==> flow/design.v <==
module Decoder_2_to_4_Unit
(
    input   wire    [3 : 0] alu_fun,     
    output  reg     arith_En,
    output  reg     logic_En,
    output  reg     cmp_En,
    output  reg     shift_En
);
wire    [1:0]   alu_fun_MSBs = alu_fun[3:2];
always @ (*)
    begin
        case (alu_fun_MSBs)
        2'b00 : begin
                    arith_En = 1'b1;    
                    logic_En = 1'b0;
                    cmp_En = 1'b0;
                    shift_En = 1'b0;
                end 
        2'b01 : begin
                    arith_En = 1'b0;   
                    logic_En = 1'b1;    
                    cmp_En = 1'b0;
                    shift_En = 1'b0;
                end 
        2'b10 : begin
                    arith_En = 1'b0;   
                    logic_En = 1'b0;
                    cmp_En = 1'b1;      
                    shift_En = 1'b0;
                end 
        2'b11 : begin
                    arith_En = 1'b0;   
                    logic_En = 1'b0;
                    cmp_En = 1'b0;
                    shift_En = 1'b1;    
                end 
        endcase
    end
endmodule
module Arithmetic_Unit #(parameter Data_In_Width = 16)
(
    input   wire    signed  [Data_In_Width-1 : 0]    A_in ,      
    input   wire    signed  [Data_In_Width-1 : 0]    B_in ,      
    input   wire                          [3 : 0]    alu_fun,    
    input   wire                                     CLK_in,
    input   wire                                     RST_in,
    input   wire                                     arith_En,
    output  reg         [(2*Data_In_Width)-1 : 0]    arith_out,  
    output  reg                                      arith_flag,
    output  reg                                      over_flow
);
wire    [1:0]   alu_fun_LSBs = alu_fun[1:0];      
reg     [(2*Data_In_Width)-1 : 0]   arith_out_comb;
reg     arith_flag_comb;
reg     over_flow_comb;
always @ (posedge CLK_in or negedge RST_in)   
    begin
        if (!RST_in)
            begin
               arith_out  <= 'sb0; 
               arith_flag <= 1'b0;
               over_flow  <= 1'b0;
            end
        else
            begin
                arith_out  <= arith_out_comb;
                arith_flag <= arith_flag_comb;
                over_flow  <= over_flow_comb;
            end
    end
always @ (*)
    begin
        if (arith_En)
            begin
                arith_flag_comb = 1'b1;
                case (alu_fun_LSBs)
                    2'b00 : {over_flow_comb , arith_out_comb} = A_in + B_in ;
                    2'b10 : {over_flow_comb , arith_out_comb} = A_in * B_in ;
                    2'b01 : {over_flow_comb , arith_out_comb} = A_in - B_in ;
                    2'b11 : begin over_flow_comb = 1'b0; arith_out_comb = (B_in != 'sb0) ? A_in / B_in : 'sb0 ; end   
                endcase
            end
        else
            begin
                arith_flag_comb = 1'b0;
                arith_out_comb = 'sb0;
                over_flow_comb = 1'b0;
            end
    end
endmodule
module Logic_Unit #(parameter Data_In_Width = 16) 
(
    input   wire    [Data_In_Width-1 : 0]    A_in ,    
    input   wire    [Data_In_Width-1 : 0]    B_in ,    
    input   wire                  [3 : 0]    alu_fun,  
    input   wire                             CLK_in,
    input   wire                             RST_in,
    input   wire                             logic_En,
    output  reg    [Data_In_Width-1 : 0]     logic_out, 
    output  reg                              logic_flag
);
wire    [1:0]   alu_fun_LSBs = alu_fun[1:0];      
reg     [Data_In_Width-1 : 0]   logic_out_comb;
reg     logic_flag_comb;
always @ (posedge CLK_in or negedge RST_in)       
    begin
        if (!RST_in)
            begin
                logic_out  <= 'b0;
                logic_flag <= 1'b0;
            end
        else
            begin
                logic_out  <= logic_out_comb;
                logic_flag <= logic_flag_comb;
            end
    end
always @ (*)
    begin
        if (logic_En)
            begin
                logic_flag_comb = 1'b1;
                case (alu_fun_LSBs)
                2'b00 : logic_out_comb = A_in & B_in;    
                2'b01 : logic_out_comb = A_in | B_in;    
                2'b10 : logic_out_comb = ~(A_in & B_in);     
                2'b11 : logic_out_comb = ~(A_in | B_in);     
                endcase
            end
        else
            begin
                logic_flag_comb = 1'b0;
                logic_out_comb = 'b0;
            end
    end
endmodule
module CMP_Unit #(parameter Data_In_Width = 16)
(
    input   wire    signed  [Data_In_Width-1 : 0]    A_in ,      
    input   wire    signed  [Data_In_Width-1 : 0]    B_in ,      
    input   wire                          [3 : 0]    alu_fun,    
    input   wire                                     CLK_in,
    input   wire                                     RST_in,
    input   wire                                     cmp_En,
    output  reg             [1 : 0]                  cmp_out,
    output  reg                                      cmp_flag
);
wire    [1 : 0]   alu_fun_LSBs = alu_fun[1:0];      
reg     [1 : 0]   cmp_out_comb;
reg     cmp_flag_comb;
always @ (posedge CLK_in or negedge RST_in)
    begin
        if (!RST_in)
            begin
                cmp_out  <= 'sb0;
                cmp_flag <= 1'b0;
            end
        else
            begin
                cmp_out  <= cmp_out_comb;
                cmp_flag <= cmp_flag_comb;
            end
    end
always @ (*)
    begin
        if (cmp_En)
            begin
                case (alu_fun_LSBs)
                2'b00 : begin
                            cmp_flag_comb = 1'b0;
                            cmp_out_comb = 'sb0;
                        end
                2'b01 : begin
                            cmp_flag_comb = 1'b1;
                            cmp_out_comb = (A_in == B_in) ? 'sd1 : 'sd0;
                        end
                2'b10 : begin
                            cmp_flag_comb = 1'b1;
                            cmp_out_comb = (A_in > B_in) ?  'sd2 : 'sd0;
                        end
                2'b11 : begin   
                            cmp_flag_comb = 1'b1;
                            cmp_out_comb = (A_in < B_in) ?  'sd3 : 'sd0;
                        end
                endcase
            end
        else
            begin
                cmp_flag_comb = 1'b0;
                cmp_out_comb = 'sb0;
            end
    end
endmodule
module Shift_unit #(parameter Data_In_Width = 16)
(
    input   wire    signed  [Data_In_Width-1 : 0]    A_in ,      
    input   wire    signed  [Data_In_Width-1 : 0]    B_in ,      
    input   wire                          [3 : 0]    alu_fun,    
    input   wire                                     CLK_in,
    input   wire                                     RST_in,
    input   wire                                     shift_En,
    output  reg     signed  [Data_In_Width-1 : 0]    shift_out, 
    output  reg                                      shift_flag
);
wire    [1:0]   alu_fun_LSBs = alu_fun[1:0];      
reg     [Data_In_Width-1 : 0]   shift_out_comb;
reg     shift_flag_comb;
always @ (posedge CLK_in or negedge RST_in)
    begin
        if (!RST_in)
            begin
                shift_out  <= 'sb0;
                shift_flag <= 1'b0;
            end
        else
            begin
                shift_out  <= shift_out_comb;
                shift_flag <= shift_flag_comb;
            end
    end
always @ (*)
    begin
        if (shift_En)
            begin
                shift_flag_comb = 1'b1;
                case (alu_fun_LSBs)
                2'b00 : shift_out_comb = (A_in >> 1'b1);    
                2'b01 : shift_out_comb = (A_in << 1'b1);    
                2'b10 : shift_out_comb = (B_in >> 1'b1);    
                2'b11 : shift_out_comb = (B_in << 1'b1);    
                endcase
            end
        else
            begin
                shift_flag_comb = 1'b0;
                shift_out_comb = 'sb0;
            end
    end
endmodule
module ALU_Top #(parameter Data_In_Width = 16)
(
    input   wire            [Data_In_Width-1 : 0]    A ,      
    input   wire            [Data_In_Width-1 : 0]    B ,      
    input   wire                          [3 : 0]    ALU_FUN,   
    input   wire                                     CLK,
    input   wire                                     RST,
    output  wire      [(2*Data_In_Width)-1 : 0]      Arith_OUT,   
    output  wire                                     Arith_Flag,
    output  wire            [Data_In_Width-1 : 0]    Logic_OUT, 
    output  wire                                     Logic_Flag,
    output  wire                          [1 : 0]    CMP_OUT,
    output  wire                                     CMP_Flag,
    output  wire            [Data_In_Width-1 : 0]    Shift_OUT, 
    output  wire                                     Shift_Flag
);
wire    Arith_Enable;
wire    Logic_Enable;
wire    CMP_Enable;
wire    Shift_Enable;
wire    Over_Flow;
Decoder_2_to_4_Unit ins_Decoder_2_to_4_Unit (
    .alu_fun (ALU_FUN),
    .arith_En (Arith_Enable),
    .logic_En (Logic_Enable),
    .cmp_En (CMP_Enable),
    .shift_En (Shift_Enable)
);
Arithmetic_Unit ins_Arithmetic_Unit (
    .A_in (A),
    .B_in (B),
    .alu_fun (ALU_FUN),
    .CLK_in (CLK),
    .RST_in (RST),
    .arith_En (Arith_Enable),
    .arith_out (Arith_OUT),
    .arith_flag (Arith_Flag),
    .over_flow (Over_Flow)
);
Logic_Unit ins_Logic_unit (
    .A_in (A),
    .B_in (B),
    .alu_fun (ALU_FUN),
    .CLK_in (CLK),
    .RST_in (RST),
    .logic_En (Logic_Enable),
    .logic_out (Logic_OUT),
    .logic_flag (Logic_Flag)
);
CMP_Unit ins_CMP_Unit (
    .A_in (A),
    .B_in (B),
    .alu_fun  (ALU_FUN),
    .CLK_in (CLK),
    .RST_in (RST),
    .cmp_En (CMP_Enable),
    .cmp_out (CMP_OUT),
    .cmp_flag (CMP_Flag)
);
Shift_unit ins_Shift_Unit (
    .A_in (A),
    .B_in (B),
    .alu_fun  (ALU_FUN),
    .CLK_in (CLK),
    .RST_in (RST),
    .shift_En (Shift_Enable),
    .shift_out (Shift_OUT),
    .shift_flag (Shift_Flag)
);
endmodule
make LEC_CHECK=0 CAP_MARGIN=25 CELL_PAD_IN_SITES_DETAIL_PLACEMENT=2 CORE_ASPECT_RATIO=0.89 CORE_MARGIN=9 CORE_UTILIZATION=40 CTS_CLUSTER_DIAMETER=96 GPL_TIMING_DRIVEN=0 MIN_ROUTING_LAYER=met1 PLACE_DENSITY_LB_ADDON=0.13 SETUP_SLACK_MARGIN=5.0 SLEW_MARGIN=30 finish   # period 85.0 ns
run.sh (not shown) runs the stock make flow with config.mk's settings and CLKGATE_MAP_FILE=.
The first run failed in clock tree synthesis (4_1_cts).
==> next run, changes <==
Settings changed: CAP_MARGIN 25 to 20, CELL_PAD_IN_SITES_DETAIL_PLACEMENT 2 to unset, CORE_ASPECT_RATIO 0.89 to unset, CORE_MARGIN 9 to 2, CTS_CLUSTER_DIAMETER 96 to unset, GPL_TIMING_DRIVEN 0 to unset, MIN_ROUTING_LAYER met1 to unset, PLACE_DENSITY_LB_ADDON 0.13 to unset, SETUP_SLACK_MARGIN 5.0 to unset, SLEW_MARGIN 30 to 20.
Clock period 85.0 ns to 83.7 ns, I/O delays scaled along.
After rerunning:
- This time the run ran to the end with no violations
- area after synthesis stays the same
- die size goes down by a little under a tenth
- synthesized cell count stays the same
==> next run, changes <==
Settings changed: CELL_PAD_IN_SITES_DETAIL_PLACEMENT set to 2, CORE_ASPECT_RATIO set to 1.34, GPL_TIMING_DRIVEN set to 1, MIN_ROUTING_LAYER set to met2.
Clock period 83.7 ns to 85.0 ns, I/O delays scaled along.
Outcome: The new run did not get past detailed placement (3_5_place_dp); area after synthesis does not change; die area stays flat; synthesized cell count does not change.
==> next run, changes <==
Settings changed: CELL_PAD_IN_SITES_DETAIL_PLACEMENT 2 to unset, CORE_ASPECT_RATIO 1.34 to unset, GPL_TIMING_DRIVEN 1 to unset, MIN_ROUTING_LAYER met2 to unset.
Effect: Now the flow completed with no timing, DRC or antenna violations. Area after synthesis stays the same. Die size is about the same. Synthesized cell count stays the same.
==> next run, changes <==
Settings changed: CELL_PAD_IN_SITES_DETAIL_PLACEMENT set to 2, MIN_ROUTING_LAYER set to met2.
What happened: This time the run stopped in detailed placement (3_5_place_dp) on DPL-0033; die size is unchanged; area after synthesis is unchanged; synthesized cell count stays the same.
